==> design/flow/design.v <==
module register (r, rst, data, clk);
	output reg r;
	input rst,clk;
	input data;
    always @(posedge clk or negedge rst)
    begin
      if (rst==0)
	       begin
 	        r<=0;
         end
      else
        begin
          r<=data;
        end
    end
endmodule
module register3b (r, rst, data, clk);
	output reg [2:0] r;
	input rst,clk;
	input [2:0] data;
    always @(posedge clk or negedge rst)
    begin
      if (rst==0)
	       begin
 	        r[2:0]<= 3'b0;
         end
      else
        begin
          r[2:0]<=data[2:0];
        end
    end
endmodule
module register4b (r, rst, data, clk);
	output reg [3:0] r;
	input rst,clk;
	input [3:0] data;
   always @(posedge clk or negedge rst)
    begin
      if (rst==0)
	       begin
 	        r[3:0]<= 4'b0;
         end
      else
        begin
          r[3:0]<=data[3:0];
        end
    end
endmodule
module register32b (r, rst, data, clk);
	output reg [31:0] r;
	input rst,clk;
	input [31:0] data;
    always @(posedge clk or negedge rst)
    begin
      if (rst==0)
	       begin
 	        r[31:0]<= 32'b0;
         end
      else
        begin
          r[31:0]<=data[31:0];
        end
    end
endmodule
module ALU (alu_out, zero, funct, data1, data2);
	output zero;
	output reg [31:0] alu_out;
	input [31:0] data1,data2;
	input [2:0] funct;
assign zero=~(|alu_out);
always @(funct,data1,data2)
begin
  case (funct)
    3'b001: alu_out=data1+data2;
    3'B010: alu_out=data1-data2;
    3'b011: alu_out=data1&data2;
    3'b100:  alu_out=data1|data2;
    3'b101: alu_out=~data1;
    3'b110: alu_out=data1^data2;
    default:alu_out=32'b0;
  endcase
end
endmodule
module signextend (entrada,salida,tipo);
  input [27:0] entrada;
  input [1:0] tipo;
  output reg [31:0] salida;
  always @(entrada,tipo)   
  begin                    
    case (tipo)
      2'b00:   
			salida=entrada[16]?{15'b111111111111111,entrada[16:0]}:{15'b0,entrada[16:0]};
      2'b01:   
			salida=entrada[19]?{12'b111111111111,entrada[19:0]}:{12'b0,entrada[19:0]};
      2'b10:   
			salida=entrada[23]?{8'b11111111,entrada[23:0]}:{8'b0,entrada[23:0]};
      2'b11:   
			salida=entrada[27]?{4'b1111,entrada[27:0]}:{4'b0,entrada[27:0]};
    endcase
  end
endmodule
module decoder (mbs,negar,functout,RegWrite,MemtoReg,MemWrite,Branch,tipo,ALUsrc,opcode,functin);
input [2:0] functin;
input [3:0] opcode;
output reg RegWrite,MemtoReg,MemWrite,Branch,ALUsrc,mbs,negar;
output reg [2:0] functout;
output reg [1:0] tipo;
always @(opcode,functin)
begin
  case (opcode)
    4'b0000: begin
            RegWrite<=0;MemtoReg<=0;MemWrite<=0;Branch<=1;functout<=3'b010;tipo<=2'b00;ALUsrc<=0;mbs<=1;negar<=1;
          end
    4'b0001: begin
            RegWrite<=0;MemtoReg<=0;MemWrite<=0;Branch<=1;functout<=3'b010;tipo<=2'b00;ALUsrc<=0;mbs<=1;negar<=1;  
          end
    4'b0010: begin
            RegWrite<=0;MemtoReg<=0;MemWrite<=0;Branch<=1;functout<=3'b010;tipo<=2'b00;ALUsrc<=0;mbs<=1;negar<=0;  
          end
    4'b0011: begin
            RegWrite<=0;MemtoReg<=0;MemWrite<=0;Branch<=1;functout<=3'b010;tipo<=2'b00;ALUsrc<=0;mbs<=1;negar<=0;  
          end
    4'b0100: begin
            RegWrite<=0;MemtoReg<=0;MemWrite<=0;Branch<=1;functout<=3'b010;tipo<=2'b00;ALUsrc<=0;mbs<=0;negar<=1;
          end
    4'b0101: begin
            RegWrite<=0;MemtoReg<=0;MemWrite<=0;Branch<=1;functout<=3'b010;tipo<=2'b00;ALUsrc<=0;mbs<=0;negar<=1;
          end
    4'b0110: begin
            RegWrite<=0;MemtoReg<=0;MemWrite<=0;Branch<=1;functout<=3'b010;tipo<=2'b00;ALUsrc<=0;mbs<=0;negar<=0;
          end
    4'b0111: begin
            RegWrite<=0;MemtoReg<=0;MemWrite<=0;Branch<=1;functout<=3'b010;tipo<=2'b00;ALUsrc<=0;mbs<=0;negar<=0;
          end
    4'b1000: begin
            RegWrite<=1;MemtoReg<=0;MemWrite<=0;Branch<=0;functout<=functin;tipo<=2'b00;ALUsrc<=0;mbs<=0;negar<=0;
          end 
    4'b1001: begin
            RegWrite<=1;MemtoReg<=0;MemWrite<=0;Branch<=0;functout<=functin;tipo<=2'b00;ALUsrc<=1;mbs<=0;negar<=0;
          end
    4'b1010: begin
            RegWrite<=1;MemtoReg<=1;MemWrite<=0;Branch<=0;functout<=3'b001;tipo<=2'b00;ALUsrc<=1;mbs<=0;negar<=0;
          end
    4'b1011: begin
            RegWrite<=0;MemtoReg<=0;MemWrite<=1;Branch<=0;functout<=3'b001;tipo<=2'b00;ALUsrc<=1;mbs<=0;negar<=0;
          end
    4'b1100: begin
            RegWrite<=0;MemtoReg<=0;MemWrite<=0;Branch<=0;functout<=3'b000;tipo<=2'b00;ALUsrc<=1;mbs<=0;negar<=0;
          end
    4'b1101: begin
            RegWrite<=0;MemtoReg<=0;MemWrite<=0;Branch<=0;functout<=3'b000;tipo<=2'b00;ALUsrc<=1;mbs<=0;negar<=0;
          end
    4'b1110: begin
            RegWrite<=0;MemtoReg<=0;MemWrite<=0;Branch<=1;functout<=3'b001;tipo<=2'b01;ALUsrc<=1;mbs<=0;negar<=0;  
          end
    4'b1111: begin
            RegWrite<=0;MemtoReg<=0;MemWrite<=0;Branch<=1;functout<=3'b001;tipo<=2'b10;ALUsrc<=0;mbs<=0;negar<=0;  
          end
  endcase    
end
endmodule
module bancoreg (addrr, addrw, write, datain, dataout,rst,clk);    
	input [3:0] addrr,addrw;
	input write,rst,clk;
	input [31:0] datain;
	output reg [31:0] dataout;
	reg [511:0] memo;
	 always @(posedge clk or negedge rst)
	   begin
	     if (rst==0)
	       memo <= 512'b0;
	     else if (write==1)
	       memo[addrw*32 +: 32] <= datain[31:0];
	   end
	 always @(posedge clk)
	   begin
	     if (rst==1)
	       dataout[31:0] <= (write==1 && addrw==addrr) ? datain[31:0] : memo[addrr*32 +: 32];
	   end
endmodule
module IF (PCout,PCin);  
  input [31:0] PCin;
  output reg [31:0] PCout; 
  always @(PCin)
  begin
    PCout=PCin+1;
  end
endmodule
module ID (mbs,negar,jump,dato1,dato2,destinoWrOut,inm_ext,RegWriteout,MemtoReg,MemWrite,Branch,ALUsrc,funct,PCout,Instruccion,PCin,RegWritein,dataWr,destinoWrIn,rst,clk);
  input RegWritein,rst,clk;
  input [3:0] destinoWrIn;
  input [31:0] Instruccion,PCin,dataWr;
  output [31:0] dato1,dato2,inm_ext,PCout;
  output [3:0] destinoWrOut;
  output RegWriteout,MemtoReg,MemWrite,Branch,ALUsrc,mbs,negar;
  output jump;  
  output [2:0] funct;
  wire [1:0] tipo;
  decoder decodificador (
  .mbs(mbs),
  .negar(negar),
  .functout(funct),
  .RegWrite(RegWriteout),
  .MemtoReg(MemtoReg),
  .MemWrite(MemWrite),
  .Branch(Branch),
  .tipo(tipo),
  .ALUsrc(ALUsrc),
  .opcode(Instruccion[31:28]),
  .functin(Instruccion[19:17]));
  bancoreg rs (
  .addrr((Instruccion[31:28]==4'b1110)?Instruccion[27:24]:Instruccion[23:20]), 
  .addrw(destinoWrIn), 
  .write(RegWritein), 
  .datain(dataWr), 
  .dataout(dato1),
  .rst(rst),
  .clk(clk));
  bancoreg rt (
  .addrr(((Instruccion[31:28]==4'b1011)||(~Instruccion[31]))?Instruccion[27:24]:Instruccion[16:13]),
  .addrw(destinoWrIn), 
  .write(RegWritein), 
  .datain(dataWr), 
  .dataout(dato2),
  .rst(rst),
  .clk(clk));
  signextend extensor (
  .entrada(Instruccion[27:0]),
  .salida(inm_ext),
  .tipo(tipo));
  assign jump=Instruccion[31];  
  assign destinoWrOut=Instruccion[27:24];
  assign PCout=PCin;
endmodule
module EX (PCout,dataWrMem,destinoWrOut,zeroOut,alu_out,RegWriteOut,MemtoRegOut,MemWriteOut,BranchOut,RegWriteIn,MemtoRegIn,MemWriteIn,BranchIn,funct,ALUsrc,dato1,dato2,destinoWrIn,inm_ext,jump,negar,mbs,PCin);
input [31:0] dato1,dato2,inm_ext,PCin;
input [3:0] destinoWrIn;
output [3:0] destinoWrOut; 
input negar,mbs,jump,RegWriteIn,MemtoRegIn,MemWriteIn,BranchIn,ALUsrc;
input [2:0] funct;
output RegWriteOut,MemtoRegOut,MemWriteOut,BranchOut;
output zeroOut;
output [31:0] alu_out,dataWrMem,PCout;
wire zero;
ALU alu (
.alu_out(alu_out), 
.zero(zero), 
.funct(funct), 
.data1(MemWriteIn?dato2:dato1), 
.data2(ALUsrc?inm_ext:dato2));
assign PCout=jump?(ALUsrc?(dato1+inm_ext):inm_ext):(PCin+inm_ext);  
assign dataWrMem=dato1;  
assign RegWriteOut=RegWriteIn;
assign MemtoRegOut=MemtoRegIn;
assign MemWriteOut=MemWriteIn;
assign BranchOut=BranchIn;
assign destinoWrOut=destinoWrIn;
assign zeroOut=mbs?(zero?~zero:(negar?~mbs:mbs)):(negar?~zero:zero);
endmodule
module MEM (PCout,alu_outWB,PCsrc,RegWriteOut,MemtoRegOut,destinoWrOut,zero,alu_outMEM,destinoWrIn,RegWriteIn,MemtoRegIn,BranchIn,PCin,jump);
  input jump,zero,RegWriteIn,MemtoRegIn,BranchIn;
  input [31:0] alu_outMEM,PCin;
  input [3:0] destinoWrIn;
  output RegWriteOut,MemtoRegOut,PCsrc;
  output [3:0] destinoWrOut;
  output [31:0] PCout,alu_outWB;
  assign alu_outWB=alu_outMEM;
  assign PCout=jump?alu_outMEM:PCin;
  assign PCsrc=jump?BranchIn:(BranchIn&zero);
  assign RegWriteOut=RegWriteIn;
  assign MemtoRegOut=MemtoRegIn;
  assign destinoWrOut=destinoWrIn;
endmodule
module WB (RegWriteOut,destinoWrOut,res,data_mem,alu_out,destinoWrIn,RegWriteIn,MemtoRegIn);
  input [31:0] alu_out,data_mem;
  input RegWriteIn,MemtoRegIn;
  input [3:0] destinoWrIn;
  output RegWriteOut;
  output [31:0] res;
  output [3:0] destinoWrOut;
  assign RegWriteOut=RegWriteIn;
  assign destinoWrOut=destinoWrIn;
  assign res=MemtoRegIn?data_mem:alu_out;
endmodule
module RISC (destinoWrWB,escribir,PCsrc,result,PCoutMEM,NReset,clk,alu_outMEM,WriteDataInMEM,datoMemOut,InstruccionIn,PCinIF,MemWriteInMEM);
  input [31:0] datoMemOut,InstruccionIn;
  input NReset,clk;
  output escribir,PCsrc,MemWriteInMEM;
  output [3:0] destinoWrWB;
  output [31:0] result,PCoutMEM,alu_outMEM,PCinIF,WriteDataInMEM;
  wire [31:0] InstruccionIn,PCoutIF,PCinIF;
  wire [31:0] InstruccionOut,inm_extID,PCinID,PCoutID;
  wire [3:0] destinoWrOutID;
  wire mbsID,negarID,jumpID,RegWriteoutID,MemtoRegID,MemWriteID,BranchID,ALUsrcID;
  wire [2:0] functID;
  wire [31:0] dato1EX,dato2EX,inm_extEX,PCinEX,PCoutEX,dataWrMemEX,alu_outEX;
  wire [3:0] destinoWrInEX,destinoWrOutEX;
  wire [2:0] functEX;
  wire RegWriteOutEX,RegWriteInEX,MemtoRegOutEX,MemtoRegInEX,MemWriteOutEX,MemWriteInEX,BranchOutEX,BranchInEX,ALUsrcEX,zeroEX,jumpEX,negarEX,mbsEX;
  wire BranchInMEM,jumpMEM,zeroMEM,MemWriteInMEM,MemWriteOutMEM,RegWriteInMEM,RegWriteOutMEM,MemtoRegInMEM,MemtoRegOutMEM;
  wire [3:0] destinoWrInMEM,destinoWrOutMEM;
  wire [31:0] datoMemOut,PCinMEM,WriteDataInMEM,alu_outWB1;
  wire [31:0] data_mem,alu_outWB2;
  wire [3:0] destinoWrInWB;
  wire RegWriteInWB,MemtoRegInWB;
  IF IF (
  .PCout(PCoutIF),
  .PCin(PCinIF));
  ID ID (
  .mbs(mbsID),
  .negar(negarID),
  .jump(jumpID),
  .dato1(dato1EX),
  .dato2(dato2EX),
  .destinoWrOut(destinoWrOutID),
  .inm_ext(inm_extID),
  .RegWriteout(RegWriteoutID),
  .MemtoReg(MemtoRegID),
  .MemWrite(MemWriteID),
  .Branch(BranchID),
  .ALUsrc(ALUsrcID),
  .funct(functID),
  .PCout(PCoutID),
  .Instruccion(InstruccionOut),
  .PCin(PCinID),
  .RegWritein(escribir),
  .dataWr(result),
  .destinoWrIn(destinoWrWB),
  .rst(NReset),
  .clk(clk));
  EX EX (
  .PCout(PCoutEX),
  .dataWrMem(dataWrMemEX),
  .destinoWrOut(destinoWrOutEX),
  .zeroOut(zeroEX),
  .alu_out(alu_outEX),
  .RegWriteOut(RegWriteOutEX),
  .MemtoRegOut(MemtoRegOutEX),
  .MemWriteOut(MemWriteOutEX),
  .BranchOut(BranchOutEX),
  .RegWriteIn(RegWriteInEX),
  .MemtoRegIn(MemtoRegInEX),
  .MemWriteIn(MemWriteInEX),
  .BranchIn(BranchInEX),
  .funct(functEX),
  .ALUsrc(ALUsrcEX),
  .dato1(dato1EX),
  .dato2(dato2EX),
  .destinoWrIn(destinoWrInEX),
  .inm_ext(inm_extEX),
  .jump(jumpEX),
  .negar(negarEX),
  .mbs(mbsEX),
  .PCin(PCinEX));
  MEM MEM(
  .PCout(PCoutMEM),
  .alu_outWB(alu_outWB1),
  .PCsrc(PCsrc),
  .RegWriteOut(RegWriteOutMEM),
  .MemtoRegOut(MemtoRegOutMEM),
  .destinoWrOut(destinoWrOutMEM),
  .zero(zeroMEM),
  .alu_outMEM(alu_outMEM),
  .destinoWrIn(destinoWrInMEM),
  .RegWriteIn(RegWriteInMEM),
  .MemtoRegIn(MemtoRegInMEM),
  .BranchIn(BranchInMEM),
  .PCin(PCinMEM),
  .jump(jumpMEM));
  WB WB(
  .RegWriteOut(escribir),
  .destinoWrOut(destinoWrWB),
  .res(result),
  .data_mem(data_mem),
  .alu_out(alu_outWB2),
  .destinoWrIn(destinoWrInWB),
  .RegWriteIn(RegWriteInWB),
  .MemtoRegIn(MemtoRegInWB));
  register32b regPC_IFtoIF(
  .r(PCinIF), 
  .rst(NReset),
  .data(PCsrc?PCoutMEM:PCoutIF), 
  .clk(clk));
  register32b regPC_IFtoID(
  .r(PCinID), 
  .rst(NReset),
  .data(PCoutIF), 
  .clk(clk));
  register32b regInstr_IFtoID(
  .r(InstruccionOut), 
  .rst(NReset),
  .data(InstruccionIn), 
  .clk(clk));
  register4b regdestinoWr_IDtoEX(
  .r(destinoWrInEX), 
  .rst(NReset),
  .data(destinoWrOutID), 
  .clk(clk));
  register32b regInmediato_IDtoEX(
  .r(inm_extEX), 
  .rst(NReset),
  .data(inm_extID), 
  .clk(clk));
  register32b regPC_IDtoEX(
  .r(PCinEX), 
  .rst(NReset),
  .data(PCoutID), 
  .clk(clk));
  register regmbs_IDtoEX(
  .r(mbsEX), 
  .rst(NReset),
  .data(mbsID), 
  .clk(clk));
  register regnegar_IDtoEX(
  .r(negarEX), 
  .rst(NReset),
  .data(negarID), 
  .clk(clk));
  register regjump_IDtoEX(
  .r(jumpEX), 
  .rst(NReset),
  .data(jumpID), 
  .clk(clk));
  register regRegWrite_IDtoEX(
  .r(RegWriteInEX), 
  .rst(NReset),
  .data(RegWriteoutID), 
  .clk(clk));
  register regMemtoReg_IDtoEX(
  .r(MemtoRegInEX), 
  .rst(NReset),
  .data(MemtoRegID), 
  .clk(clk));
  register regMemWrite_IDtoEX(
  .r(MemWriteInEX), 
  .rst(NReset),
  .data(MemWriteID), 
  .clk(clk));
  register regBranch_IDtoEX(
  .r(BranchInEX), 
  .rst(NReset),
  .data(BranchID), 
  .clk(clk));
  register regALUsrc_IDtoEX(
  .r(ALUsrcEX), 
  .rst(NReset),
  .data(ALUsrcID), 
  .clk(clk));
  register3b regfunct_IDtoEX(
  .r(functEX), 
  .rst(NReset),
  .data(functID), 
  .clk(clk));
  register32b regPC_EXtoMEM(
  .r(PCinMEM), 
  .rst(NReset),
  .data(PCoutEX), 
  .clk(clk));
  register32b regdataWrMem_EXtoMEM(
  .r(WriteDataInMEM), 
  .rst(NReset),
  .data(dataWrMemEX), 
  .clk(clk));
  register4b regdestinoWr_EXtoMEM(
  .r(destinoWrInMEM), 
  .rst(NReset),
  .data(destinoWrOutEX), 
  .clk(clk));
  register regJump_EXtoMEM(
  .r(jumpMEM), 
  .rst(NReset),
  .data(jumpEX), 
  .clk(clk));
  register regzero_EXtoMEM(
  .r(zeroMEM), 
  .rst(NReset),
  .data(zeroEX), 
  .clk(clk));
  register regRegWrite_EXtoMEM(
  .r(RegWriteInMEM), 
  .rst(NReset),
  .data(RegWriteOutEX), 
  .clk(clk));
  register regMemtoReg_EXtoMEM(
  .r(MemtoRegInMEM), 
  .rst(NReset),
  .data(MemtoRegOutEX), 
  .clk(clk));
  register regMemWrite_EXtoMEM(
  .r(MemWriteInMEM), 
  .rst(NReset),
  .data(MemWriteOutEX), 
  .clk(clk));
  register regBranch_EXtoMEM(
  .r(BranchInMEM), 
  .rst(NReset),
  .data(BranchOutEX), 
  .clk(clk));
  register32b regalu_out_EXtoMEM(
  .r(alu_outMEM), 
  .rst(NReset),
  .data(alu_outEX), 
  .clk(clk));
  register32b regALU_out_MEMtoWB(
  .r(alu_outWB2), 
  .rst(NReset),
  .data(alu_outWB1), 
  .clk(clk));
  register32b regData_mem_out_MEMtoWB(
  .r(data_mem), 
  .rst(NReset),
  .data(datoMemOut), 
  .clk(clk));
  register regRegWrite_MEMtoWB(
  .r(RegWriteInWB), 
  .rst(NReset),
  .data(RegWriteOutMEM), 
  .clk(clk));
  register regMemtoReg_MEMtoWB(
  .r(MemtoRegInWB), 
  .rst(NReset),
  .data(MemtoRegOutMEM), 
  .clk(clk));
  register4b regdestinoWr_MEMtoWB(
  .r(destinoWrInWB), 
  .rst(NReset),
  .data(destinoWrOutMEM), 
  .clk(clk));
endmodule
==> design/flow/run.sh <==
#!/bin/bash
# the make line also repeats each setting of config.mk as NAME=value (left out here)
make -C /OpenROAD-flow-scripts/flow DESIGN_CONFIG=/design/flow/config.mk WORK_HOME=/design/flow/orfs CLKGATE_MAP_FILE= finish
==> design/flow/config.mk <==
export PLATFORM = sky130hd
export DESIGN_NAME = RISC
export DESIGN_NICKNAME = RISC
export VERILOG_FILES = /design/flow/design.v
export SDC_FILE = /design/flow/constraint.sdc
export NUM_CORES = 4
export LEC_CHECK = 0
export CAP_MARGIN = 20
export CORE_MARGIN = 2
export CORE_UTILIZATION = 18
export SLEW_MARGIN = 20
==> design/flow/constraint.sdc <==
create_clock -name core_clock -period 9.83 [get_ports {clk}]
set_input_delay 1.9660 -clock core_clock [delete_from_list [all_inputs] [get_ports {clk}]]
set_output_delay 1.9660 -clock core_clock [all_outputs]
set_load 0.01 [all_outputs]
==> results of run 1 <==
[stage by stage]
step	hold WS, ns	area (sq um)	total power [mW]	instances
2_1_floorplan	0.331	66000	12.2	6279
3_3_place_gp	0.331	74100	14.5	10900
3_5_place_dp	0.335	74100	14.6	10900
4_1_cts	0.339	79100	20.5	11200
5_1_grt	0.348	79200	21.5	11200
6_report	0.339	79300	20.4	11200
[routing by layer]
metal,vias up,global-route usage [%]
met5,-,0
met4,6,5.20
met3,351,1.85
met2,1482,18.7
met1,24000,14.9
li1,21900,-
[final cells by class]
type | instances | share of cell area (%)
diodes | 21 | 0.0663
multi-input cells | 4192 | 35.3
well taps | 4816 | 7.60
clock buffers | 226 | 5.64
inverters | 155 | 0.734
repair buffers | 342 | 4.25
clock inverters | 57 | 0.725
flip-flops and latches | 1435 | 45.7
==> results.txt, run 1 <==
Main metrics from the flow reports.

The destination of the worst hold path is regPC_IDtoEX.r[22]$_DFF_PN0_. The synthesized-area fraction occupied by ao, oa, aoi and oai cells came out at 13.5%. For the worst setup path, the data required time is approximately 11 ns. The power of the combinational group is between 5 and 6 mW. The placed wire-length estimate came out at 144000 um.

TritonCTS built the clock tree. The floorplan step set the die height to 610 um. The sequential fraction of the synthesis area came out at a little over half. In this run the clock root is driven by a clkbuf_16. Of the available clock period, the critical path in the final layout requires between 60% and 70%. The total detailed-routing wirelength came out at between 200000 and 250000 um. The number of nets in the synthesized netlist is 6509. Nets still carrying antenna violations after routing amount to 0. The mean area per synthesized cell came out at between 10 and 15 sq um. The row count came out at 222.

The layout report lists the combined flip-flop and latch area as 36200 sq um. The largest non-sequential cell family by area is AND-OR/OR-AND gates. The highest metal layer carrying signal wires in the routed design is met5. Setup repair after global routing left no endpoint under its margin.

The sink count of the clock tree is 1435. The number of warnings reported in the yosys synthesis log is 9. Entering global routing, the biggest net connects between 150 and 200 pins. The vias per cell is 4.25. The portion of total power attributed to the clock network came out at 28.6%. The aggregate negative setup slack came out at 0 ns. Once the clock tree was built, the setup fixing pass inserted 0 buffers. The adder-cell share of the synthesized area is under 10%.

Per the final timing report, the hold violations number 0. The synthesis report lists the most area-consuming cells as dfrtp_1, a21oi_1, mux4_2. The group that draws the most power in this run is sequential cells. The cell depth of the worst hold path came out at 0. The static leakage is 33.1 nW.

The cell depth of the worst flop-to-flop path is 21. Sorting the synthesized cells by how often they occur yields dfrtp_1, nor2_1, a21oi_1, clkbuf_1, nand2_1. The fraction of synthesized cell area in xor and xnor cells is approximately 1.8%. The time the worst path needs with I/O delays and setup is 6.49 ns. Cell internal power was estimated by the tool at 13.5 mW. The die footprint came out at 372000 sq um. After synthesis, the share of flip-flops with an asynchronous set or reset is 95.5%. The number of pins with negative max-slew slack in the final report is 0. The number of nets in the layout came out at 6512. In this run switching power makes up 33.6% of total power. The synthesized design spends more area on one cell type than any other, namely dfrtp_1. The total number of vias is 47700. The multiplexer share of the synthesized area is 11.0%. The maximum number of buffers from clock root to sink is 3. The number of enable flip-flop cells is 64.

In this run the tightest slew margin relative to its limit is 24.0%. After clock tree synthesis, the clock-pin slew on the worst setup and hold paths is around 0.070 ns. Looking at the setup timing report, the critical path kind is register to register. The routed design uses 12500 um of met3 wire.

The area growth from synthesis to layout is 20.0%. Detailed routing placed a total of 103000 um of wire on met2. The synthesized instance count is 6279. about 230 I/O pins were placed. The die width is 610 um. In this run the worst path has a maximum fanout of 27. The total congestion overflow is 0.

Per the OpenROAD power report, switching power amounts to 6.86 mW. The number of violations of the max-capacitance limit came out at 0. The count of input and output buffers is 232. Once iteration 0 of detailed routing completed, the report listed 4478 DRC markers. The combinational gate area is 27900 sq um. In the Yosys stats the netlist draws on 81 distinct library cells. The critical path depth in cells is 21. The total cells reported by yosys after synthesis came out at 6279. The simple-gate share of the synthesized area is 11.8%.

The total DRC errors in the routed layout is 0. The maximum single-stage delay on the critical path came out at 0.74 ns. The global routing report lists combined usage of all routing layers as 11.5%. Prior to clock tree synthesis, the placed netlist has a worst setup slack of roughly 3.4 ns. The most frequently used flop master after synthesis is dfrtp_1.

Looking at the reg2reg group, the worst path ends at regzero_EXtoMEM.r$_DFF_PN0_. For the worst min-delay path, the startpoint reported by OpenROAD is regPC_IFtoID.r[22]$_DFF_PN0_. The effective utilization at floorplan is 18.1%. The chip area from the yosys synthesis statistics is approximately 66000 sq um. The post-synthesis register bit count is 1435. Sequential cells consume a total of ~9 mW.

The number of buffers inserted during clock tree synthesis is 156. The reg2reg setup slack came out at between 3 and 4 ns. The post-detailed-route wirelength per cell is 19.4 um. The power dissipated in the clock network came out at 5.84 mW. The flow reported a cell area power density of 257 nW/um^2. The largest individual stage delay along the critical path comes from the cell dfrtp_4. The initial antenna violation count was 37.

The relative contribution of combinational cells to total power came out at 28.3%. The worst supply voltage drop on vdd is roughly 0.14 mV. The clock skew after layout is 0.0266 ns.

The count of hold buffers inserted by post-cts repair came out at 0. The tightest min-delay check is of the register to register type. In this design, the largest share of critical-path delay is due to simple AND/OR/NAND/NOR gates. The flow ran to the end and the layout has no timing, DRC or antenna violations. The post-cts sizing count came out at 0. The later-pin clock latency in the skew report came out at 0.81 ns.

Sorting the synthesis cell report by count puts at the top dfrtp_1. The via count of the first global-routing pass came out at 46700. The timing report notes that buffer and inverter cells on the critical path total 1. The worst setup path is launched from a register.

In this run the worst setup path terminates at regzero_EXtoMEM.r$_DFF_PN0_. The utilization after layout came out at 21.7%. The global-route wire length before repair is 321000 um.

Once routing completed, OpenROAD measured the worst setup slack at ~3.3 ns. The synthesized netlist occupies a cell area of 66000 sq um. The total routed wire length on the met1 layer came out at 93300 um.

The worst flop-to-flop path startpoint is regALUsrc_IDtoEX.r$_DFF_PN0_. The share of Yosys cell area claimed by the top area cell type is 51.9%. The global placement routability congestion is roughly 0.90. The total of endpoints with negative setup slack in the final report came out at 0. OpenROAD emitted warnings numbering 90. According to the floorplan report, the placeable core area is 366000 sq um. Per STA, the worst path is made up of mux2i_1 > inv_2 > nor2_1 > nand3_1 > nor3_1 > and4_1 > a31oi_1 > xnor2_1 > ha_1 > a21oi_1 > o21ai_0 > a222oi_1 > nor3_1 > a311oi_1 > nand2_1 > nor4_1 > nand4b_1 > or4b_1 > nor3_2 > mux2i_1 > nor3_2.

The count of H-tree levels built during CTS is 4. The count of TritonRoute iterations in the first routing pass is 5. STA classifies the critical path endpoint as a register. The fraction of power consumed by sequential logic came out at a little over two fifths. Timing would allow up to approximately 150 MHz. The slew at the pin closest to its max-slew limit came out at roughly 1.1 ns.

The first element of the critical path is regALUsrc_IDtoEX.r$_DFF_PN0_. The data arrival time of the critical path came out at 7.18 ns. The layout has between 30000 and 40000 filler cells.
==> inputs of run 2 (changes only) <==
Settings changed: ABC_AREA from default to 1, CAP_MARGIN 20 to 30, CELL_PAD_IN_SITES_DETAIL_PLACEMENT from default to 0, CORE_UTILIZATION 18 to 72, CTS_CLUSTER_DIAMETER from default to 365, CTS_CLUSTER_SIZE from default to 13, GPL_ROUTABILITY_DRIVEN from default to 0, MAX_ROUTING_LAYER from default to met5, MIN_ROUTING_LAYER from default to met1, PLACE_DENSITY_LB_ADDON from default to 0.03, SETUP_SLACK_MARGIN from default to -0.1.
Clock period 9.83 ns to 3.71 ns, I/O delays scaled along.
==> run 2 against run 1 <==
  * The layout now fails its checks (setup timing)
  * Cell area grew 3.2%
  * Non-clock buffer count is 285 higher
  * Synthesized cell count up 41%
  * Utilization grew 61 points
  * Sequential power increased by 130%
  * Critical path depth rose by 8
  * Clock skew grew 0.051 ns
==> results.txt, run 2 <==
Main metrics from the flow reports.

The aggregate negative setup slack came out at -14.53 ns (-14.53 ns). The startpoint of the most critical hold path is regdestinoWr_EXtoMEM.r[0]$_DFF_PN0_. The die footprint came out at 102000 sq um (-73%).

The total detailed-routing wirelength came out at 274000 um (+25%). The maximum number of pins on one net before global-route repair is 108 (-40%). In the post-synthesis netlist, the biggest area contributors are dfrtp_1, o21ai_0, nand2_1. The master of the slowest instance on the critical path is dfrtp_2. The final-report hold violation count is 0 (unchanged).

The total routed wire length on the met1 layer is 86100 um (-7.7%). The total DRC errors in the routed layout came out at 0 (unchanged). The number of pins with negative max-slew slack in the final report came out at 0 (unchanged). The share of total power consumed by net switching came out at 36.7% (+3.1 points).

The met2 layer wire length in the routed design came out at 111000 um (+8.7%). Signal nets in the final route climb as high as met5. The mean area per synthesized cell came out at 8.10 sq um (-23%). The synthesized netlist net count is 9074 (+39%). The static leakage came to 38.3 nW (+16%).

The row count is 115 (-48%). The data arrival time of the critical path was 5.82 ns (-1.36 ns). On the critical path the largest part of the delay comes from simple AND/OR/NAND/NOR gates. The number of antenna-violating nets in the routed design was 0 (unchanged). The number of enable flip-flop cells was 64 (unchanged). The initial antenna violation count came to 32 (-14%).

The category of the worst setup path capture point is a register. The cell depth of the worst flop-to-flop path is 29 (+38%). The clock transition time at the flip-flop clock pins of the worst setup and hold paths is 0.07 ns (about the same). The fraction of power consumed by sequential logic is 44.0% (+0.9 points). The power dissipated in the clock network is 11.6 mW (+99%). The total of endpoints with negative setup slack in the final report came out at 25 (+25).

The time the worst path needs with I/O delays and setup came out at 5.17 ns (-1.32 ns). In this run the layout check failures are setup timing. The run finished, with violations left. The sum of internal, switching and leakage power is 46.8 mW (+130%). OpenSTA lists the critical path startpoint as regALUsrc_IDtoEX.r$_DFF_PN0_. The post-detailed-route wirelength per cell is 26.3 um (+35%). The switching power is 17.2 mW (+150%). The total number of vias came to 70900 (+49%). The cell area after synthesis was 71600 sq um (+8.5%). Clock tree synthesis selected as its root buffer the cell clkbuf_16. The cell depth of the worst hold path came out at 0 (unchanged). The violation count after the first detailed-routing iteration came out at 12700 (+180%). The critical path depth in cells came out at 29 (+38%). The later-pin clock latency in the skew report is 0.79 ns (-0.02 ns). The total congestion overflow came out at 0 (unchanged). The total cells reported by yosys after synthesis came to 8844 (+41%). The adder-cell share of the synthesized area is 2.90% (-0.24 points). The placed wire-length estimate was 166000 um (+15%). In the synthesized netlist, the cells that appear most often are o21ai_0, nand2_1, dfrtp_1, inv_1, a21oi_1. The most frequently used flop master after synthesis is dfrtp_1. The utilization after layout came out at 83.0% (+61 points). The power per cell area came out at 571 nW/um^2 (+120%). The most repeated cell in the gate-level netlist after synthesis is o21ai_0. In this run the worst setup path terminates at regzero_EXtoMEM.r$_DFF_PN0_. The endpoint identified for the worst register-to-register timing path is regzero_EXtoMEM.r$_DFF_PN0_. The reg2reg setup slack was -1.46 ns (-4.80 ns). The overall routing resource usage is 52.6% (+41 points). STA classifies the critical path startpoint as a register. The power of the combinational group came to 14.6 mW (+150%). The count of TritonRoute iterations in the first routing pass is 22 (+17). The portion of total power attributed to the clock network is 24.9% (-3.7 points). The largest non-sequential cell family by area is AND-OR/OR-AND gates.

The buffers plus inverters on the worst setup path came to 6 (+5). TritonCTS built the clock tree. The number of distinct library cells after synthesis was 61 (-25%). The via count of the first global-routing pass came out at 69700 (+49%).

Setup repair after global routing could not meet its margin everywhere. The worst flop-to-flop path startpoint is regALUsrc_IDtoEX.r$_DFF_PN0_. The maximum single-stage delay on the critical path came out at 0.45 ns (-0.29 ns). The number of nets in the layout came out at 9318 (+43%).

The dominant power group in this design is sequential cells. The routed wire length on met3 is 48000 um (+280%). The effective utilization at floorplan is 72.7% (+55 points). The post-detailed-placement cell area was 77300 sq um (+4.4%). The final worst hold slack was 0.346 ns (+0.00716 ns). The core box area is 98600 sq um (-73%). Relative to the synthesized area, the layout overhead comes to 14.2%. The worst hold path terminates at regdestinoWr_MEMtoWB.r[0]$_DFF_PN0_. The post-synthesis register bit count is 1435 (unchanged). The vias per cell came out at 6.81 (+60%). The share of Yosys cell area claimed by the top area cell type came out at 47.9% (-4.0 points). The setup path with the least slack is of type register to register. The clock skew after layout is 0.0772 ns (+0.0506 ns). The count of warning messages emitted by the tools is 71 (-21%). The number of buffers inserted during clock tree synthesis was 120 (-23%). The chip area from the yosys synthesis statistics is 71600 sq um (+8.5%). The multiplexer share of the synthesized area came out at 0.990% (-10 points). The slew at the pin closest to its max-slew limit came out at 1.15 ns (+0.0127 ns). The synthesized design spends more area on one cell type than any other, namely dfrtp_1.

The maximum number of buffers from clock root to sink was 3 (unchanged). The die height is 319 um (-48%). The most repeated library cell on the critical path is nand2_1. The sink count of the clock tree is 1435 (unchanged). The simple-gate share of the synthesized area is 15.2% (+3.3 points).

The global-route wire length before repair came out at 405000 um (+26%). The power in sequential cells came to 20.6 mW (+130%). The proportion of register bits with asynchronous set or reset after synthesis is 95.5% (unchanged).

The count of input and output buffers came out at 232 (unchanged). The sequential fraction of the synthesis area is 50.6% (-4.3 points). The max-slew headroom at the worst pin came to 22.9% (-1.1 points). The worst supply voltage drop on vdd came out at 0.415 mV (+200%). The path type of the worst min-delay path is register to register.

The post-placement worst setup slack came out at -0.600 ns (-4.04 ns). The largest fanout of any net on the critical path came out at 4 (-85%). The maximum clock frequency is 193 MHz (+26%). The count of H-tree levels built during CTS came out at 3 (-1). The synthesized-area fraction occupied by ao, oa, aoi and oai cells was 19.6% (+6.1 points). The period utilization is 139% (+73 points). The die width is 319 um (-48%). The worst path required time is 4.36 ns (-6.16 ns). The cell count after placement came to 10200 (-6.6%). The number of violations of the max-capacitance limit is 0 (unchanged). The cell area after layout came to 81800 sq um (+3.2%). The number of standard cells after synthesis came out at 8844 (+41%). The fraction of synthesized cell area in xor and xnor cells is 1.04% (-0.78 points). The smallest setup slack after layout came out at -1.46 ns (-4.80 ns).

The final standard cell count with taps included and fillers excluded is 10400 (-7.3%). The relative contribution of combinational cells to total power came out at 31.1% (+2.8 points). The count of boundary I/O pins is 233 (unchanged). The number of warnings reported in the yosys synthesis log came out at 9 (unchanged).

The internal power contribution was 29.6 mW (+120%).
run 2: final cells by class:
type / instances / area, sq um
sequential: 1435 / 36200
multi-input combinational: 5597 / 29300
fill: 5909 / 16700
timing repair buffer: 627 / 6470
inverter: 1307 / 4940
clock buffer: 141 / 3080
tap: 1287 / 1610
clock inverter: 8 / 170
antenna: 17 / 42.5
run 2: layer usage:
layer | up-vias | global-route usage, %
li1 | 29300 | -
met1 | 32600 | 62.4
met2 | 6655 | 74.7
met3 | 2290 | 23.1
met4 | 36 | 41.8
met5 | - | 0.898
run 2: what timing repair did:
action / CTS / global route
resized: 74 / 173
setup buffers: 22 / 17
endpoints found under the setup margin: 17 / 22
hold buffers: 1 / 0
endpoints found under the hold margin: 37 / 0
gates cloned: 0 / 0
pin swaps: 39 / 86
==> inputs of run 3 (changes only) <==
Settings changed: ABC_AREA 1 to default, CAP_MARGIN 30 to 5, CELL_PAD_IN_SITES_DETAIL_PLACEMENT 0 to default, CTS_CLUSTER_DIAMETER 365 to default, CTS_CLUSTER_SIZE 13 to 44, GPL_ROUTABILITY_DRIVEN 0 to default, MAX_ROUTING_LAYER met5 to default, MIN_ROUTING_LAYER met1 to default, PLACE_DENSITY from default to 0.65, PLACE_DENSITY_LB_ADDON 0.03 to default, SETUP_SLACK_MARGIN -0.1 to 0.64.
Clock period 3.71 ns to 3.7 ns, I/O delays scaled along.
==> run 3 against run 2 <==
  * The flow now stops in global routing
  * Synthesized area is 7.8% lower
  * Synthesized cell count is 29% lower
  * Die size is 7.7% lower
==> results.txt, run 3 <==
Quick summary of the implementation run below.

The number of distinct library cells after synthesis came out at 81 (+33%). The total cells reported by yosys after synthesis came out at 6279 (-29%). The global placement routability congestion is 1.00.

The overall routing resource usage is roughly four fifths. The cell area after synthesis is 66000 sq um (-7.8%). The proportion of register bits with asynchronous set or reset after synthesis is 95.5% (unchanged). The count of H-tree levels built during CTS came out at 4 (+1). The commonest cells after synthesis are dfrtp_1, nor2_1, a21oi_1, clkbuf_1, nand2_1. The synthesized-area fraction occupied by ao, oa, aoi and oai cells is 13.5% (-6.1 points). The maximum number of buffers from clock root to sink is 3 (unchanged). The chip area from the yosys synthesis statistics came to 66000 sq um (-7.8%). The count of boundary I/O pins was 233 (unchanged).

The multiplexer share of the synthesized area is 11.0% (+10 points). The die width is 307 um (-3.9%). The die height is 307 um (-3.9%). The first error in the log reads "[ERROR GRT-0232] Routing congestion too high. Check the congestion heatmap in the GUI".

The total congestion overflow came out at 124. The cell count after placement came out at 7771 (-24%). Looking at area per cell type in the netlist, the leader is dfrtp_1.

According to the logs, the last stage reached was global routing. The sequential fraction of the synthesis area is 54.9% (+4.3 points). The post-synthesis register bit count is 1435 (unchanged).

The row count is 111 (-3.5%). The count of input and output buffers came out at 232 (unchanged). The post-placement worst setup slack is -1.57 ns (-0.971 ns). The number of standard cells after synthesis came out at 6279 (-29%).

By area the synthesized netlist is led by dfrtp_1, a21oi_1, mux4_2. The number of buffers inserted during clock tree synthesis came out at 141 (+18%). The number of warnings reported in the yosys synthesis log is 9 (unchanged). Clock tree synthesis selected as its root buffer the cell clkbuf_16. The simple-gate share of the synthesized area came out at 11.8% (-3.3 points). The largest non-sequential cell family by area is AND-OR/OR-AND gates. The most frequently used flop master after synthesis is dfrtp_1. The synthesized netlist net count came to 6509 (-28%). The adder-cell share of the synthesized area came out at 3.14% (+0.24 points). The fraction of synthesized cell area in xor and xnor cells is 1.82% (+0.78 points). The effective utilization at floorplan is 72.4% (-0.29 points). The number of enable flip-flop cells is 64 (unchanged). The core box area came out at 91200 sq um (-7.4%).

The die footprint is 94200 sq um (-7.7%). The post-detailed-placement cell area is 74000 sq um (-4.3%). The placed wire-length estimate is 139000 um (-16%).

The share of Yosys cell area claimed by the top area cell type is 51.9% (+4.0 points). The synthesis stats list as the most numerous cell dfrtp_1. The flow did not finish. The mean area per synthesized cell is 10.5 sq um (+30%). The sink count of the clock tree came out at 1435 (unchanged).
[run 3: repair_timing]
item | CTS
endpoints found under the hold margin | 72
endpoints found under the setup margin | 234
setup buffers | 92
cloned | 5
resized | 435
pin swaps | 84
hold buffers | 1
[run 3: metrics by stage]
| stage | TNS (ns) | total power [mW] |
|---|---|---|
| 2_1_floorplan | -1.89 | 32.6 |
| 3_3_place_gp | -8.02 | 39.0 |
| 4_1_cts | -7.81 | 56.8 |
| 3_5_place_dp | -9.52 | 40.0 |
[run 3: per-layer routing]
metal	GRT overflow	GRT usage (%)
met5	0	35.1
met4	57	75.5
met3	4	66.0
met2	62	92.7
met1	1	80.2
==> inputs of run 4 (changes only) <==
Settings changed: CAP_MARGIN 5 to 20, CELL_PAD_IN_SITES_DETAIL_PLACEMENT from default to 2, CORE_UTILIZATION 72 to 70, CTS_CLUSTER_SIZE 44 to default, GPL_ROUTABILITY_DRIVEN from default to 1, MIN_ROUTING_LAYER from default to met2, PLACE_DENSITY 0.65 to default, PLACE_DENSITY_LB_ADDON from default to 0.16, SETUP_SLACK_MARGIN 0.64 to default, SLEW_MARGIN 20 to 30, TNS_END_PERCENT from default to 15.
Clock period 3.7 ns to 8.0 ns, I/O delays scaled along.
==> run 4 against run 3 <==
  * Synthesized area stayed put
  * Synthesized cell count stayed put
  * Die size is 2.8% higher
  * The run fails in detailed placement
==> results.txt, run 4 <==
Quick summary of the implementation run below.

The chip area from the yosys synthesis statistics came out at 66000 sq um (unchanged). The flow did not finish. The global placement routability congestion is 1.06 (+6.3%). The share of Yosys cell area claimed by the top area cell type came out at 51.9% (unchanged).

The fraction of synthesized cell area in xor and xnor cells came out at 1.82% (unchanged). The die width is 311 um (+1.4%). The flow stopped in detailed placement. The number of distinct library cells after synthesis is 81 (unchanged).

The number of enable flip-flop cells came to 64 (unchanged). The count of input and output buffers is 232 (unchanged). The most frequently used flop master after synthesis is dfrtp_1.

The most repeated cell in the gate-level netlist after synthesis is dfrtp_1. The die height is 311 um (+1.4%). In the synthesized netlist, the cells that appear most often are dfrtp_1, nor2_1, a21oi_1, clkbuf_1, nand2_1.

The sequential fraction of the synthesis area is 54.9% (unchanged). Per the synthesis report, the dominant area consumer among library cells is dfrtp_1. The mean area per synthesized cell is 10.5 sq um (unchanged). The cell area after synthesis came out at 66000 sq um (unchanged). The synthesized netlist net count came out at 6509 (unchanged). The effective utilization at floorplan is 70.7% (-1.7 points). The synthesized-area fraction occupied by ao, oa, aoi and oai cells is 13.5% (unchanged). The largest non-sequential cell family by area is AND-OR/OR-AND gates. The proportion of register bits with asynchronous set or reset after synthesis came out at 95.5% (unchanged). The post-synthesis register bit count was 1435 (unchanged). The multiplexer share of the synthesized area came to 11.0% (unchanged). The number of warnings reported in the yosys synthesis log is 9 (unchanged). The die footprint came out at 96800 sq um (+2.8%). The simple-gate share of the synthesized area is 11.8% (unchanged). The count of boundary I/O pins is 233 (unchanged).

The adder-cell share of the synthesized area is 3.14% (unchanged). The row count is 112 (+0.90%). The number of standard cells after synthesis is 6279 (unchanged).

After synthesis, the cell types taking the most area are dfrtp_1, a21oi_1, mux4_2. The tool reported: "[ERROR DPL-0033] detailed placement checks failed during check placement". The core box area is 93500 sq um (+2.4%). The total cells reported by yosys after synthesis is 6279 (unchanged).
## run 4: per-stage QoR
stage	total power, mW	hold slack, ns	cells	setup slack [ns]
after floorplan	15.0	0.331	6279	2.72
after global placement	17.6	0.332	7384	1.20
==> inputs of run 5 (changes only) <==
Settings changed: CELL_PAD_IN_SITES_DETAIL_PLACEMENT 2 to default, CORE_UTILIZATION 70 to 61, GPL_ROUTABILITY_DRIVEN 1 to default, MIN_ROUTING_LAYER met2 to default, PLACE_DENSITY_LB_ADDON 0.16 to default, SLEW_MARGIN 30 to 20, TNS_END_PERCENT 15 to default.
Clock period 8.0 ns to 4.02 ns, I/O delays scaled along.
==> run 5 against run 4 <==
  * The layout now fails its checks (setup timing)
  * Die size increased by 15%
  * Synthesized cell count unchanged
  * Synthesized area unchanged
==> results.txt, run 5 <==
Main metrics from the flow reports.

The final worst hold slack is 0.347 ns. The period utilization came out at 128%. Max-cap violations in this run came to 0.

The proportion of register bits with asynchronous set or reset after synthesis came out at 95.5% (unchanged). The number of enable flip-flop cells is 64 (unchanged). The worst register-to-register path begins at regALUsrc_IDtoEX.r$_DFF_PN0_. The number of antenna-violating nets in the routed design is 0. The vias per cell came out at 6.19. The most critical setup path has its endpoint at regzero_EXtoMEM.r$_DFF_PN0_. Per the timing report, the most critical flop-to-flop path finishes at regzero_EXtoMEM.r$_DFF_PN0_.

The worst path required time came out at 4.67 ns. For this design, the sink count on the clock tree is 1435. The power per cell area came out at roughly 640 nW/um^2.

The post-synthesis register bit count is 1435 (unchanged). The internal power contribution came out at ~34 mW. The maximum single-stage delay on the critical path came out at 0.55 ns. The final power report lists total power as 51.0 mW. Setup repair after global routing could not meet its margin everywhere. The largest fanout of any net on the critical path is 7. The synthesized-area fraction occupied by ao, oa, aoi and oai cells is 13.5% (unchanged). The fraction of synthesized cell area in xor and xnor cells came out at 1.82% (unchanged). The cell count after placement came out at between 7000 and 8000. Per the hold report, the tightest min-delay path originates at regPC_IFtoID.r[7]$_DFF_PN0_.

The data arrival time of the critical path is 5.82 ns. The destination of the worst hold path is regPC_IDtoEX.r[7]$_DFF_PN0_. For this run the top cell type by instance count after synthesis was dfrtp_1.

Adding up every negative setup slack in the final design gives -3.85 ns. The flip-flop and latch area is 36200 sq um. The violation count after the first detailed-routing iteration came out at between 4000 and 5000. The cell area after synthesis came out at 66000 sq um (unchanged). The setup path with the least slack is of type register to register.

The initial antenna violation count is 6. The share of total power consumed by net switching came out at 33.0%. The final standard cell count with taps included and fillers excluded came out at 8240. The synthesis run identifies the leading combinational cell family as AND-OR/OR-AND gates. The most used flip-flop cell after synthesis is dfrtp_1. The simple-gate share of the synthesized area is 11.8% (unchanged). The via count of the first global-routing pass was 50800. The reg2reg setup slack is -1.14 ns.

Summed over all combinational cells, the power is between 15 and 20 mW. OpenSTA lists the critical path startpoint as regALUsrc_IDtoEX.r$_DFF_PN0_. The count of input and output buffers was 232 (unchanged). The highest clock rate this design can be run at is 194 MHz.

The clock tree from TritonCTS is done. The power dissipated in the clock network came out at 14.1 mW. The synthesized netlist net count is 6509 (unchanged). The power in sequential cells is 21.1 mW. The die height is 333 um (+7.0%). The number of warnings reported in the yosys synthesis log came out at 9 (unchanged). The post-detailed-placement cell area came out at around 74000 sq um. The startpoint type of the worst setup path is a register. The chip area from the yosys synthesis statistics is 66000 sq um (unchanged).

The flow ran to the end, but the layout failed its checks. The portion of total power attributed to the clock network came out at approximately 28%. On the final layout, the worst clock skew is 0.0190 ns.

The global placement routability congestion came out at 0.973 (-8.5%). By count the netlist is led by dfrtp_1, nor2_1, a21oi_1, clkbuf_1, nand2_1. Summed over all layers, the global routing overflow is 0.

Per the detail_route log, met3 wirelength is 19100 um. The routed design shows a wire length per standard cell of approximately 25 um. The total DRC errors in the routed layout is 0. The row count came out at 120 (+7.1%).

The core box area is 107000 sq um (+15%). The number of distinct library cells after synthesis is 81 (unchanged). The cell depth of the worst hold path is 0. The critical path crosses 21 cells after its start point. The die width came to 333 um (+7.0%). The path class of the tightest hold or removal check is register to register.

After the last flow step, the layout net total stands at 6948. The number of standard cells after synthesis is 6279 (unchanged). The mean area per synthesized cell came to 10.5 sq um (unchanged). The highest signal layer in the routed design is met5.

Looking at the clock tree report, the maximum root-to-sink buffer count equals 3. The final-report hold violation count came out at 0. Wire segments on met2 add up to 96500 um in the final route.

The adder-cell share of the synthesized area came out at 3.14% (unchanged). The utilization after layout came out at about three quarters. The maximum number of pins on one net before global-route repair is 129. The area taken by multi-input combinational cells is reported as 28500 sq um. The static leakage is 35.6 nW. Per report_power, the sequential group accounts for between 40% and 50% of the total.

The share of Yosys cell area claimed by the top area cell type came to 51.9% (unchanged). The count of boundary I/O pins is 233 (unchanged). The number of buffers inserted during clock tree synthesis came out at 150. The buffers plus inverters on the worst setup path is 2. STA classifies the critical path endpoint as a register. The effective utilization at floorplan is 61.6% (-9.1 points). The sequential fraction of the synthesis area came out at 54.9% (unchanged). The cell depth of the worst flop-to-flop path is 21. The count of warning messages emitted by the tools came out at 69. The slew at the pin closest to its max-slew limit is 0.946 ns. The global-route wire length before repair is 316000 um.

In this run the clock root is driven by a clkbuf_16. The later-pin clock latency in the skew report came out at 0.77 ns. Looking at area per cell type in the netlist, the leader is dfrtp_1. The total detailed-routing wirelength came out at approximately 210000 um. The post-route report lists met1 wire length as 82000 um. The repair_antennas step left the layout with diodes totalling 0. The report lists the cells along the critical path as buf_12 > mux2i_4 > nand2_2 > nor3_2 > and3_1 > and4_4 > buf_4 > a31oi_1 > xnor2_1 > ha_1 > and2_1 > a222oi_1 > nor3_1 > a311oi_1 > nand2_1 > nor4_2 > nand4b_1 > or4b_4 > nor3_4 > mux2i_1 > nor3_2. The critical path's top delay family is simple AND/OR/NAND/NOR gates. Summed over all nets, the switching power comes to 16.8 mW. The synthesis report lists the most area-consuming cells as dfrtp_1, a21oi_1, mux4_2. The top contributor to total power is sequential cells. The time the worst path needs with I/O delays and setup came out at 5.16 ns. The placed wire-length estimate is between 100000 and 150000 um. The checks that failed were setup timing. The worst supply voltage drop on vdd is 0.489 mV. The relative contribution of combinational cells to total power is 31.0%.

The total number of vias came out at 51000. The count of TritonRoute iterations in the first routing pass came out at 8. The cell area after layout came out at a little under 80000 sq um. For reference, the clock transition at the flip-flops on the worst setup and hold paths is ~0.06 ns. The smallest setup slack after layout is -1.14 ns. Per STA, the library cell used most along the worst path is nor3_2. Global routing used 38.1% of the available tracks across all layers.

The slew check shows that the tightest pin keeps a relative margin of 36.8%. For this run, the final setup violation count is recorded as 8. The number of pins with negative max-slew slack in the final report came out at 0. The area growth from synthesis to layout came out at 20.3%. The multiplexer share of the synthesized area was 11.0% (unchanged).

The count of H-tree levels built during CTS came out at 4. The number of filler cells placed in the layout is 7498. The die footprint is 111000 sq um (+15%).

The total cells reported by yosys after synthesis came to 6279 (unchanged). The timing report shows that the slowest cell on the worst path is dfrtp_4. The post-placement worst setup slack came out at -1.26 ns.
## run 5: area by class of cell
| cell class | count | share of cell area (%) |
|---|---|---|
| Sequential cell | 1435 | 45.6 |
| Clock buffer | 221 | 5.63 |
| Timing Repair Buffer | 784 | 9.34 |
| Inverter | 155 | 0.732 |
| Clock inverter | 50 | 0.667 |
| Tap cell | 1403 | 2.21 |
| Multi-Input combinational cell | 4192 | 35.8 |
## run 5: per-layer routing
layer  vias to the layer above  track usage (%)
met1                     25400             51.9
li1                      22800                -
met2                      2291             59.2
met3                       518             8.49
met5                         -                0
met4                         6             17.5
## run 5: what timing repair did
action,4_1_cts,5_1_grt
endpoints found under the hold margin,12,0
setup buffers,15,2
resized,62,55
hold buffers,1,0
gates cloned,1,0
pin swaps,20,30
setup endpoints to repair,15,18
==> inputs of run 6 (changes only) <==
Settings changed: CORE_UTILIZATION 61 to 10.
Clock period 4.02 ns to 10.5 ns, I/O delays scaled along.
==> run 6 against run 5 <==
  * The run now finishes clean
  * Utilization shrank 61 points
  * Critical path depth is the same
  * Combinational power is 64% lower
  * Synthesized area stayed put
  * Clock-buffer cell count fell by 9
  * Sequential share of layout area fell by 2.5 points
  * First-iteration DRC count down 9.2%
  * Setup slack better by 4.9 ns
  * Clock skew up 0.020 ns
  * Total power fell by 62%
  * Cell area rose by 5.9%
  * Final cell count rose by 84%
  * Largest power group unchanged
  * Highest routed layer unchanged
==> results.txt, run 6 <==
Main metrics from the flow reports.

The global placement routability congestion came out at 0.853 (-12%). The number of standard cells after synthesis came out at 6279 (unchanged). The clock tree from TritonCTS is done.

The global-route wire length before repair came out at 335000 um (+6.0%). Setup repair after global routing left no endpoint under its margin. Yosys reports that the most numerous cell types are dfrtp_1, nor2_1, a21oi_1, clkbuf_1, nand2_1. The smallest setup slack after layout is 3.76 ns (+4.90 ns).

The chip area from the yosys synthesis statistics is 66000 sq um (unchanged). The die width was 817 um (+150%). The count of input and output buffers came out at 232 (unchanged). The total setup buffers inserted after CTS came out at 0 (-15). The switching power was 6.62 mW (-61%).

The capture point of the critical path was reported as regzero_EXtoMEM.r$_DFF_PN0_. The time the worst path needs with I/O delays and setup is 6.74 ns (+1.58 ns). The worst path required time came out at 11.17 ns (+6.50 ns). The worst supply voltage drop on vdd came out at 0.168 mV (-66%).

The overall routing resource usage came out at 6.65% (-31 points). The final worst hold slack came out at 0.344 ns (-0.00306 ns). The multiplexer share of the synthesized area came to 11.0% (unchanged).

The number of violations of the max-capacitance limit came out at 0 (unchanged). The total detailed-routing wirelength came out at 229000 um (+10%). The critical path depth in cells is 21 (unchanged). The power dissipated in the clock network was 5.49 mW (-61%).

For the worst reg-to-reg path, the startpoint reported by OpenROAD is regALUsrc_IDtoEX.r$_DFF_PN0_. The effective utilization at floorplan is 10.0% (-52 points). The top contributor to total power is sequential cells. The placed wire-length estimate is 155000 um (+12%). The synthesized netlist net count came to 6509 (unchanged). The buffers plus inverters on the worst setup path was 1 (-1). The relative contribution of combinational cells to total power is 29.0% (-2.0 points).

The period utilization is 64.2% (-64 points). The portion of total power attributed to the clock network came to 28.4% (+0.8 points). The slew at the pin closest to its max-slew limit came out at 1.10 ns (+0.150 ns).

The type recorded for the worst min-delay path is register to register. Broken down by cell family, the worst path's largest delay share belongs to simple AND/OR/NAND/NOR gates. The worst reg2reg path endpoint is regzero_EXtoMEM.r$_DFF_PN0_.

The number of pins with negative max-slew slack in the final report came out at 0 (unchanged). The cell sitting at the root of the clock tree is a clkbuf_16. Per STA, the worst path is made up of buf_4 > mux2i_1 > nand3_1 > nor3_1 > and3_1 > and4_1 > a31oi_1 > xnor2_1 > ha_1 > and4_1 > and3_1 > a222oi_1 > nor3_1 > a311oi_1 > nand2_1 > nor4_1 > nand4b_1 > or4b_1 > nor3_2 > mux2i_1 > nor3_2.

The cell depth of the worst hold path came out at 0 (unchanged). The die footprint is 667000 sq um (+500%). The static leakage is 33.1 nW (-6.8%). The post-detailed-route wirelength per cell came out at 15.2 um (-40%).

The number of nets in the layout is 6518 (-6.2%). The sink count of the clock tree is 1435 (unchanged). The met2 layer wire length in the routed design came out at 109000 um (+13%). The simple-gate share of the synthesized area is 11.8% (unchanged). The internal power contribution came out at 12.7 mW (-63%). The post-placement worst setup slack came out at 3.92 ns (+5.18 ns). The final-report hold violation count is 0 (unchanged).

The most common cell in the synthesized netlist is dfrtp_1. The fraction of synthesized cell area in xor and xnor cells came out at 1.82% (unchanged). The number of enable flip-flop cells came to 64 (unchanged). The total DRC errors in the routed layout came to 0 (unchanged). The data arrival time of the critical path came to 7.41 ns (+1.59 ns). The number of filler cells placed in the layout is 74300 (+890%).

The number of distinct library cells after synthesis came to 81 (unchanged). The die height came out at 817 um (+150%). The proportion of register bits with asynchronous set or reset after synthesis is 95.5% (unchanged). STA lists the startpoint of the worst hold path as regdestinoWr_EXtoMEM.r[3]$_DFF_PN0_. The clock transition time at the flip-flop clock pins of the worst setup and hold paths is 0.06 ns (about the same).

The vias per cell came out at 3.20 (-48%). The number of buffers inserted during clock tree synthesis is 148 (-1.3%). The power of the combinational group is 5.61 mW (-64%). The total congestion overflow is 0 (unchanged).

The power per cell area came to 230 nW/um^2 (-64%). The number of warnings reported in the yosys synthesis log is 9 (unchanged). The startpoint type of the worst setup path is a register. The initial antenna violation count came out at 28 (+22). The largest fanout of any net on the critical path came to 50 (+43). The number of antenna-violating nets in the routed design came out at 0 (unchanged). The largest individual stage delay along the critical path comes from the cell dfrtp_4. The via count of the first global-routing pass came to 48200 (-5.3%). The count of boundary I/O pins is 233 (unchanged). After detailed routing, no signal wire sits above met5. In this run the worst setup path begins at regALUsrc_IDtoEX.r$_DFF_PN0_.

By area the synthesized netlist is led by dfrtp_1, a21oi_1, mux4_2. The sequential fraction of the synthesis area came out at 54.9% (unchanged). The category of the worst setup path capture point is a register. The total cells reported by yosys after synthesis came to 6279 (unchanged). The most frequently used flop master after synthesis is dfrtp_1. The aggregate negative setup slack came out at 0 ns (+3.85 ns). The run finished with no timing, DRC or antenna violations. The power in sequential cells came to 8.24 mW (-61%). The violation count after the first detailed-routing iteration is 4459 (-9.2%).

The total of endpoints with negative setup slack in the final report is 0 (-8). The share of Yosys cell area claimed by the top area cell type came out at 51.9% (unchanged). The path with the worst hold slack has its endpoint at regdestinoWr_MEMtoWB.r[3]$_DFF_PN0_.

The count of hold buffers inserted by post-cts repair came out at 0 (-1). The fraction of power consumed by sequential logic is 42.6% (+1.2 points). The cell depth of the worst flop-to-flop path came out at 21 (unchanged).

Between the synthesized netlist and the finished layout, the area growth was recorded as 27.5%. Among the non-sequential cells, AND-OR/OR-AND gates take the most area. The count of TritonRoute iterations in the first routing pass is 6 (-2).

The count of H-tree levels built during CTS came to 4 (unchanged). The row count came out at 298 (+150%). The synthesized-area fraction occupied by ao, oa, aoi and oai cells came out at 13.5% (unchanged). The clock skew after layout is 0.0386 ns (+0.0196 ns). The share of total power consumed by net switching is 34.2% (+1.2 points).

The critical path in this run is classified as register to register. The total number of vias was 48500 (-4.9%). The reg2reg setup slack came out at 3.76 ns (+4.90 ns). The post-cts sizing count is 0 (-100%). The count of warning messages emitted by the tools came out at 72 (+4.3%). The maximum number of pins on one net before global-route repair is 165 (+28%). The maximum number of buffers from clock root to sink was 3 (unchanged).

The maximum single-stage delay on the critical path came out at 0.61 ns (+0.06 ns). The adder-cell share of the synthesized area is 3.14% (unchanged). The utilization after layout was 12.8% (-61 points).

The top cell type by total area after synthesis is dfrtp_1. The mean area per synthesized cell is 10.5 sq um (unchanged). The cell area after synthesis came to 66000 sq um (unchanged). The maximum clock frequency is 148 MHz (-23%).

The total routed wire length on the met1 layer is 96100 um (+17%). The core box area came out at 658000 sq um (+510%). The post-synthesis register bit count is 1435 (unchanged). The max-slew headroom at the worst pin came out at 27.0% (-9.8 points). The routed wire length on met3 is 15700 um (-18%). The later-pin clock latency in the skew report came to 0.82 ns (+0.05 ns).
[run 6: final cells by class]
cell class                      count  area [sq um]  share of cell area (%)
Antenna cell                       16          40.0                  0.0476
Clock buffer                      212          4380                    5.21
Clock inverter                     61           659                   0.783
Inverter                          155           582                   0.691
Multi-Input combinational cell   4192         28000                    33.2
Sequential cell                  1435         36200                    43.1
Tap cell                         8700         10900                    12.9
Timing Repair Buffer              356          3430                    4.08
[run 6: per-layer routing]
metal | GRT usage [%] | vias to the layer above
met1 | 8.47 | 24500
met4 | 2.22 | 10
met3 | 1.43 | 373
met5 | 0 | -
li1 | - | 21900
met2 | 11.1 | 1700
[run 6: stage by stage]
stage	instances	power (mW)	cell area [sq um]
global placement	14800	13.7	79000
finish	15100	19.3	84200
floorplan	6279	11.4	66000
detailed placement	14800	13.9	79000
global route	15100	20.4	84100
CTS	15100	19.4	84100
==> inputs of run 7 (changes only) <==
Settings changed: CAP_MARGIN 20 to 40, CELL_PAD_IN_SITES_DETAIL_PLACEMENT from default to 0, CORE_UTILIZATION 10 to 72, CTS_CLUSTER_DIAMETER from default to 365, CTS_CLUSTER_SIZE from default to 13, GPL_ROUTABILITY_DRIVEN from default to 0, MAX_ROUTING_LAYER from default to met5, MIN_ROUTING_LAYER from default to met1, PLACE_DENSITY_LB_ADDON from default to 0.04, SETUP_SLACK_MARGIN from default to -0.38, SLEW_MARGIN 20 to 10.
Clock period 10.5 ns to 3.72 ns, I/O delays scaled along.
==> run 7 against run 6 <==
  * Now fails the layout checks on setup timing
  * Utilization up 72 points
  * Sequential cell count unchanged
  * Hold slack worse by 0.012 ns
  * Total power rose to 2.7 times the previous value
  * Setup slack worse by 5.3 ns
==> results.txt, run 7 <==
Main metrics from the flow reports.

The synthesized netlist net count is 6509 (unchanged). The power in sequential cells came out at 23.0 mW (+180%). The effective utilization at floorplan is 72.4% (+62 points).

The row count is 111 (-63%). Looking at area per cell type in the netlist, the leader is dfrtp_1. The count of H-tree levels built during CTS came out at 3 (-1). The total of endpoints with negative setup slack in the final report came out at 25 (+25). The most frequently used flop master after synthesis is dfrtp_1.

The buffers plus inverters on the worst setup path is 4 (+3). The fraction of power consumed by sequential logic came out at 44.2% (+1.6 points). The startpoint identified for the worst register-to-register timing path is regALUsrc_IDtoEX.r$_DFF_PN0_.

The startpoint of the most critical hold path is regPC_IFtoID.r[29]$_DFF_PN0_. The number of enable flip-flop cells was 64 (unchanged). The maximum clock frequency came out at 190 MHz (+28%). The final standard cell count with taps included and fillers excluded is 7911 (-48%). The final-report hold violation count is 0 (unchanged). The cell count after placement came out at 7722 (-48%). The number of standard cells after synthesis came out at 6279 (unchanged). STA lists the endpoint of the worst register-to-register path as regzero_EXtoMEM.r$_DFF_PN0_. The clock tree from TritonCTS is done. The data arrival time of the critical path is 5.91 ns (-1.50 ns).

OpenSTA lists the critical path endpoint as regzero_EXtoMEM.r$_DFF_PN0_. The global-route wire length before repair came out at 320000 um (-4.5%). The share of Yosys cell area claimed by the top area cell type came out at 51.9% (unchanged).

The worst path required time was 4.35 ns (-6.82 ns). The clock skew after layout is 0.0423 ns (+0.00366 ns). The synthesis report lists the most area-consuming cells as dfrtp_1, a21oi_1, mux4_2.

The maximum number of pins on one net before global-route repair is 148 (-10%). The post-placement worst setup slack is -1.63 ns (-5.55 ns). The number of pins with negative max-slew slack in the final report came out at 0 (unchanged). The core box area came out at 91200 sq um (-86%). Setup repair after global routing could not meet its margin everywhere. The max-slew headroom at the worst pin was 29.9% (+2.9 points). The placed wire-length estimate is 134000 um (-13%). The mean area per synthesized cell came out at 10.5 sq um (unchanged). The area growth from synthesis to layout is 17.0%. The internal power contribution is 33.9 mW (+170%). The number of nets in the layout came out at 6918 (+6.1%). The sum of internal, switching and leakage power is 51.9 mW (+170%). The fraction of synthesized cell area in xor and xnor cells came out at 1.82% (unchanged). The total detailed-routing wirelength came out at 210000 um (-8.5%). The critical path depth in cells came to 24 (+14%). The later-pin clock latency in the skew report is 0.77 ns (-0.05 ns).

The sink count of the clock tree was 1435 (unchanged). For reference, the critical path cell chain is buf_12 > mux2i_4 > inv_2 > nor2_4 > nand3_2 > nor3_4 > buf_12 > and4_4 > a21oi_1 > xnor2_1 > ha_1 > buf_4 > a21o_1 > a21o_1 > a222oi_1 > nor3_1 > a311oi_1 > nand2_1 > nor4_2 > nand4b_1 > or4b_4 > nor3_4 > mux2i_1 > nor3_2. The number of distinct library cells after synthesis came to 81 (unchanged). The portion of total power attributed to the clock network is 22.2% (-6.2 points). The number of warnings reported in the yosys synthesis log is 9 (unchanged). The period utilization was 142% (+78 points). The share of total power consumed by net switching is 34.7% (+0.42 points). The total DRC errors in the routed layout came to 0 (unchanged). The worst supply voltage drop on vdd is 0.658 mV (+290%). The worst setup path is of the register to register kind. The first element of the critical path is regALUsrc_IDtoEX.r$_DFF_PN0_. The count of warning messages emitted by the tools is 98 (+36%). The post-detailed-route wirelength per cell came out at 26.5 um (+75%). The slew at the pin closest to its max-slew limit was 1.04 ns (-0.0529 ns). The initial antenna violation count came to 9 (-68%). STA classifies the critical path startpoint as a register. The overall routing resource usage was 45.3% (+39 points). The proportion of register bits with asynchronous set or reset after synthesis came out at 95.5% (unchanged). The count of boundary I/O pins came out at 233 (unchanged). STA shows the worst min-delay path finishing at regPC_IDtoEX.r[29]$_DFF_PN0_.

The routed wire length on met3 came out at 25900 um (+65%). The chip area from the yosys synthesis statistics is 66000 sq um (unchanged). The simple-gate share of the synthesized area came out at 11.8% (unchanged). The cell area after synthesis is 66000 sq um (unchanged).

The violation count after the first detailed-routing iteration came out at 6788 (+52%). The top contributor to total power is sequential cells. The vias per cell is 6.80 (+110%). The total congestion overflow is 0 (unchanged). The count of TritonRoute iterations in the first routing pass came out at 9 (+3). The power of the combinational group was 17.5 mW (+210%).

The reg2reg setup slack is -1.56 ns (-5.31 ns). The relative contribution of combinational cells to total power came out at 33.6% (+4.6 points). The synthesized-area fraction occupied by ao, oa, aoi and oai cells came out at 13.5% (unchanged). The largest fanout of any net on the critical path came out at 5 (-90%).

The number of antenna-violating nets in the routed design came out at 0 (unchanged). The power per cell area is 672 nW/um^2 (+190%). The count of input and output buffers is 232 (unchanged). The switching power came out at 18.0 mW (+170%). The post-synthesis register bit count came out at 1435 (unchanged). The via count of the first global-routing pass came out at 54900 (+14%). The static leakage is 34.6 nW (+4.4%). The run finished, with violations left. CTS placed an instance of clkbuf_16 at the clock tree root. The number of violations of the max-capacitance limit came to 0 (unchanged). The adder-cell share of the synthesized area came out at 3.14% (unchanged). The largest non-sequential cell family by area is AND-OR/OR-AND gates. The total routed wire length on the met1 layer is 73400 um (-24%).

The maximum single-stage delay on the critical path is 0.52 ns (-0.09 ns). The smallest setup slack after layout is -1.56 ns (-5.31 ns). The sequential fraction of the synthesis area is 54.9% (unchanged). The run did not pass the layout checks because of setup timing. By count the netlist is led by dfrtp_1, nor2_1, a21oi_1, clkbuf_1, nand2_1.

The category of the worst setup path capture point is a register. The number of buffers inserted during clock tree synthesis is 120 (-19%). The power dissipated in the clock network came out at 11.5 mW (+110%). The clock transition time at the flip-flop clock pins of the worst setup and hold paths came out at 0.07 ns (about the same). The kind of cell with the highest combined delay along the critical path is simple AND/OR/NAND/NOR gates. The cell depth of the worst flop-to-flop path is 24 (+14%). The die height is 307 um (-62%).
==> run 7: layout make-up <==
cell class | instances | area, sq um
diodes | 6 | 15.0
clock buffers | 147 | 3150
clock inverters | 6 | 81.3
fillers | 4757 | 14000
inverters | 155 | 582
multi-input cells | 4192 | 28400
flip-flops and latches | 1435 | 36200
well taps | 1186 | 1480
repair buffers | 784 | 7320
==> run 7: repair_timing <==
item | CTS | global route
pin swaps | 18 | 31
hold buffers | 1 | 0
resized | 62 | 44
setup buffers | 18 | 11
setup endpoints to repair | 14 | 18
gates cloned | 0 | 0
hold endpoints to repair | 43 | 0
==> run 7: through the flow <==
step / util, % / TNS (ns) / hold slack (ns) / cell area [sq um]
finish: 84.7 / -10.59 / 0.332 / 77300
global route: 84.7 / -14.04 / 0.359 / 77300
CTS: 84.3 / -8.09 / 0.342 / 76900
detailed placement: 80.4 / -11.40 / 0.335 / 73300
global placement: 80.4 / -10.13 / 0.331 / 73300
floorplan: - / -2.26 / 0.331 / 66200
==> run 7: metal layers <==
metal	vias to the layer above	global-route usage (%)
li1	22700	-
met2	3671	69.0
met5	-	0
met3	1029	13.0
met4	16	27.1
met1	26400	58.5
Power and IR drop assume default switching activity.
